Setup of yarrow:
## PCPU
module PCPU(
	input clock,
	input enable,
	input reset,
	input start,
	input [15:0] d_datain,
	input [15:0] i_datain,
	input [3:0] select_y,
	output wire [7:0] d_addr,
	output wire [15:0] d_dataout,
	output wire d_we,
	output wire [7:0] i_addr,
	output reg [15:0] y
);
Size in the first run: ~4000 cells after synthesis, ~280 flip-flops, about 25000 um^2 of cells after synthesis.
clock: 3.22 ns
lec_check: 0
abc_area: 1
cap_margin: 20
cell_pad_in_sites_detail_placement: 1
cell_pad_in_sites_global_placement: 2
core_aspect_ratio: 1.75
core_margin: 2
core_utilization: 59
cts_cluster_size: 51
gpl_routability_driven: 0
gpl_timing_driven: 0
max_routing_layer: met4
setup_slack_margin: 0.82
slew_margin: 10
tns_end_percent: 35
run.sh (not shown) runs the stock make flow with config.mk's settings and CLKGATE_MAP_FILE=.
In the summary table, yarrow is marked failed, with error GPL-0301 raised in global placement without I/O (3_1_place_gp_skip_io).
Input changes introduced in umber (baseline for comparison: yarrow):
- a deleted GPL_ROUTABILITY_DRIVEN that had been 0
- a deleted MAX_ROUTING_LAYER that had been met4
- a deleted GPL_TIMING_DRIVEN that had been 0
- a change of CORE_UTILIZATION from 59 to 36
- a deleted CELL_PAD_IN_SITES_GLOBAL_PLACEMENT that had been 2
- a deleted CORE_ASPECT_RATIO that had been 1.75
- a deleted ABC_AREA that had been 1
- a deleted CTS_CLUSTER_SIZE that had been 51
- a deleted SETUP_SLACK_MARGIN that had been 0.82
- a deleted CELL_PAD_IN_SITES_DETAIL_PLACEMENT that had been 1
- a deleted TNS_END_PERCENT that had been 35
- a change of SLEW_MARGIN from 10 to 20
- a change of the clock period (ns, I/O delays scaled along) from 3.22 to 8.7
--- outcome ---
- umber finished every step from synthesis to the final layout, and the layout passed the timing, design-rule and antenna checks.
- [compare] base=yarrow new=umber: count of instantiated cells in the yosys netlist has decreased; synthesized area per cell has increased; simple-gate share of the synthesized area lost 12 points; net count after synthesis lost 775.
- Of umber and yarrow, umber shows the higher die size, with yarrow below it.
- Taking yarrow as the reference, in umber post-synthesis instance area higher, cell count after synthesis lower, compound-cell area share of the yosys netlist increased 2.8 points, adder and majority gate portion of the synthesized area saw little to no change, number of different library cells in the post-synthesis netlist went up 51%.
- Compared to yarrow, umber has multiplexer fraction of the synthesized cell area 14 points higher.
Input changes introduced in delta (baseline for comparison: umber):
- a change of CORE_UTILIZATION from 36 to 55
- a change of the clock period (ns, I/O delays scaled along) from 8.7 to 5.23
==> results <==
The flow did not stop early for delta: all stages ran, and the layout cleared the timing, design-rule and antenna checks. In terms of register area, delta and umber differ only marginally. The slack of the worst reg-to-reg path of delta was inferior to that of umber. [delta] tap cell count fell 343 relative to umber. [delta] design internal power rose 70% relative to umber. The lower transition at the pin with the smallest max-transition slack came out of delta. Min clock-buffer cell count across umber and delta: delta.
The inputs of quartz differ from those of delta as listed below.
- CORE_UTILIZATION changed from 55 to 59
- CORE_ASPECT_RATIO newly set to 1.75
- the clock period (ns, I/O delays scaled along) changed from 5.23 to 2.95
Notes after the runs:
- As far as netlist area before placement goes, quartz and delta are indistinguishable; the numbers are identical.
- quartz ended up with a lower post-place setup slack than delta did.
- As the logs show, quartz stopped at global routing (5_1_grt) after a tool error, so it never reached the end of the flow.
- delta closes out successfully: all stages finished, all timing, DRC and antenna checks passed.
- Relative to delta, core footprint has gone down in quartz.
- Number of post-CTS setup repair buffers (higher): quartz
- Post-cts gate resize count (quartz over delta): increase, 359
- Die width for quartz is lower than for delta.

========
PCPU again, from the RTL that the note above started with.
## PCPU
module PCPU(
	input clock,
	input enable,
	input reset,
	input start,
	input [15:0] d_datain,
	input [15:0] i_datain,
	input [3:0] select_y,
	output wire [7:0] d_addr,
	output wire [15:0] d_dataout,
	output wire d_we,
	output wire [7:0] i_addr,
	output reg [15:0] y
);
reg state,next_state;
reg [7:0] pc;
reg [15:0] id_ir,ex_ir,mem_ir,wb_ir;
reg [15:0] reg_A, reg_B, reg_C, reg_C1, smdr, smdr1, ALUo; 
reg dw, zf, nf, cf, cin;
reg [15:0] gr[0:7];
assign d_dataout = smdr1;
assign d_we = dw;
assign d_addr = reg_C[7:0];
assign i_addr = pc;
always @(posedge clock or negedge reset)
	begin
		if (!reset)
			state <= 1'b0;
		else
			state <= next_state;
	end
always @(*)
	begin
		case (state)
			1'b0 : 
				if ((enable == 1'b1) && (start == 1'b1))  
					next_state <= 1'b1;
				else	
					next_state <= 1'b0;
			1'b1 :
				if ((enable == 1'b0) || (wb_ir[15:11] == 5'b00001)) 
					next_state <= 1'b0;
				else
					next_state <= 1'b1;
		endcase
	end
always @(posedge clock or negedge reset)
	begin
		if (!reset)
			begin
				id_ir <= 16'b0000_0000_0000_0000;
				pc <= 8'b0000_0000;
			end
		else if (state ==1'b1)
			begin	
            if((ex_ir[15:11] == 5'b11010 && zf == 1'b1) || (ex_ir[15:11] == 5'b11100 && nf == 1'b1)
				    ||(ex_ir[15:11] == 5'b11011 && zf == 1'b0) || (ex_ir[15:11] == 5'b11101 && nf == 1'b0)
					 ||(ex_ir[15:11] == 5'b11110 && cin == 1'b1) || (ex_ir[15:11] == 5'b11111 && cin == 1'b0)
					 || ex_ir[15:11] == 5'b11001)
					begin
					   pc <= ALUo[7:0];
					   id_ir <= 16'b0; 
				   end
				else if(id_ir[15:11] == 5'b11000)
				   begin
                  pc <= id_ir[7:0];	 
  ...
export LEC_CHECK = 0
export ABC_AREA = 0
export CAP_MARGIN = 20
export CELL_PAD_IN_SITES_DETAIL_PLACEMENT = 0
export CORE_ASPECT_RATIO = 0.76
export CORE_MARGIN = 2
export CORE_UTILIZATION = 23
export GPL_TIMING_DRIVEN = 0
export MAX_ROUTING_LAYER = met4
export PLACE_DENSITY_LB_ADDON = 0.18
export SLEW_MARGIN = 40
export TNS_END_PERCENT = 95
create_clock -name core_clock -period 5.84 [get_ports {clock}]
The first run ran to the end with violations: negative setup slack.
Rerun with:
Settings changed: ABC_AREA 0 to unset, CELL_PAD_IN_SITES_DETAIL_PLACEMENT 0 to 2, CORE_ASPECT_RATIO 0.76 to 1.75, CORE_UTILIZATION 23 to 59, MAX_ROUTING_LAYER met4 to unset, PLACE_DENSITY_LB_ADDON 0.18 to unset, SLEW_MARGIN 40 to 20, TNS_END_PERCENT 95 to unset.
Clock period 5.84 ns to 3.22 ns, I/O delays scaled along.
The changed run did not get past detailed placement (DPL-0033).
Synthesized area does not change.
Die size decreases by well over a third.
Synthesized cell count does not change.
Rerun with:
Settings changed: CELL_PAD_IN_SITES_DETAIL_PLACEMENT 2 to unset, CORE_ASPECT_RATIO 1.75 to unset, CORE_UTILIZATION 59 to 40, GPL_TIMING_DRIVEN 0 to unset.
Clock period 3.22 ns to 5.23 ns, I/O delays scaled along.
Now the flow went through all stages and came out clean.
Die area grows by well over a third.
Synthesized area stays the same.
Synthesized cell count does not change.
Rerun with:
Settings changed: CELL_PAD_IN_SITES_DETAIL_PLACEMENT set to 2, CELL_PAD_IN_SITES_GLOBAL_PLACEMENT set to 1, CORE_MARGIN 2 to 10, CORE_UTILIZATION 40 to 55, GPL_ROUTABILITY_DRIVEN set to 0, GPL_TIMING_DRIVEN set to 1.
Clock period 5.23 ns to 5.5 ns, I/O delays scaled along.
What happened: With this change the flow ended with an error in detailed placement on DPL-0033; area after synthesis stays the same; synthesized cell count does not change; die area falls by 16%.
Rerun with:
Settings changed: CELL_PAD_IN_SITES_DETAIL_PLACEMENT 2 to unset, CELL_PAD_IN_SITES_GLOBAL_PLACEMENT 1 to unset, CORE_MARGIN 10 to 2, CORE_UTILIZATION 55 to 40, GPL_ROUTABILITY_DRIVEN 0 to unset, GPL_TIMING_DRIVEN 1 to unset, SETUP_SLACK_MARGIN set to 0.16.
Clock period 5.5 ns to 5.23 ns, I/O delays scaled along.
Outcome:
- The new run completed with no timing, DRC or antenna violations
- die size went up by 19%
- synthesized area is unchanged
- synthesized cell count stays the same

========
## amber
Starting RTL as in the previous note.
// PCPU
module PCPU(
	input clock,
	input enable,
	input reset,
	input start,
	input [15:0] d_datain,
	input [15:0] i_datain,
	input [3:0] select_y,
	output wire [7:0] d_addr,
	output wire [15:0] d_dataout,
	output wire d_we,
	output wire [7:0] i_addr,
	output reg [15:0] y
);
==> flow/config.mk <==
export PLATFORM = sky130hd
export DESIGN_NAME = PCPU
export DESIGN_NICKNAME = PCPU
export VERILOG_FILES = /design/flow/design.v
export SDC_FILE = /design/flow/constraint.sdc
export NUM_CORES = 4
export LEC_CHECK = 0
export CAP_MARGIN = 20
export CELL_PAD_IN_SITES_DETAIL_PLACEMENT = 0
export CELL_PAD_IN_SITES_GLOBAL_PLACEMENT = 3
export CORE_MARGIN = 8
export CORE_UTILIZATION = 49
export GPL_ROUTABILITY_DRIVEN = 1
export MAX_ROUTING_LAYER = met4
export MIN_ROUTING_LAYER = met2
export PLACE_DENSITY_LB_ADDON = 0.12
export SETUP_SLACK_MARGIN = -0.11
export SLEW_MARGIN = 30
export TNS_END_PERCENT = 40
==> flow/constraint.sdc <==
create_clock -name core_clock -period 3.15 [get_ports {clock}]
set_input_delay 0.6300 -clock core_clock [delete_from_list [all_inputs] [get_ports {clock}]]
set_output_delay 0.6300 -clock core_clock [all_outputs]
set_load 0.01 [all_outputs]
For amber, the flow was terminated by a tool error in 3_1_place_gp_skip_io and produced no final design.
### amber -> tundra
- MAX_ROUTING_LAYER removed (was met4)
- GPL_ROUTABILITY_DRIVEN removed (was 1)
- SETUP_SLACK_MARGIN removed (was -0.11)
- PLACE_DENSITY_LB_ADDON removed (was 0.12)
- MIN_ROUTING_LAYER removed (was met2)
- CELL_PAD_IN_SITES_GLOBAL_PLACEMENT removed (was 3)
- SLEW_MARGIN changed from 30 to 20
- CORE_UTILIZATION changed from 49 to 66
- CORE_MARGIN changed from 8 to 2
- TNS_END_PERCENT removed (was 40)
- ABC_AREA newly set to 1
- CELL_PAD_IN_SITES_DETAIL_PLACEMENT removed (was 0)
- the clock period (ns, I/O delays scaled along) changed from 3.15 to 3.3
[summary]
- Looking at aoi/oai-family share of the synthesized area, tundra sits 2.8 points lower than amber does.
- Max core box area across amber and tundra: amber
- As far as async set-reset flop share out of synthesis goes, amber and tundra are indistinguishable; the numbers are identical.
- Compared with amber, tundra shows a number of cells in Yosys stat that is about 24% higher.
- Diff amber -> tundra | mean instance size in the synthesized netlist | down by more than 10%
- tundra terminated abnormally: 5_1_grt reported GRT-0116.
- [compare] base=amber new=tundra: post-synthesis share of cell area spent on and, or, nand and nor gates picked up an extra 12 points; synthesized area has decreased; floorplan core density now sits higher; adder and majority gate portion of the synthesized area comparable.
- Chip footprint, amber and tundra: larger value in amber
No activity file was given, so power comes from the tool's default toggle rates.
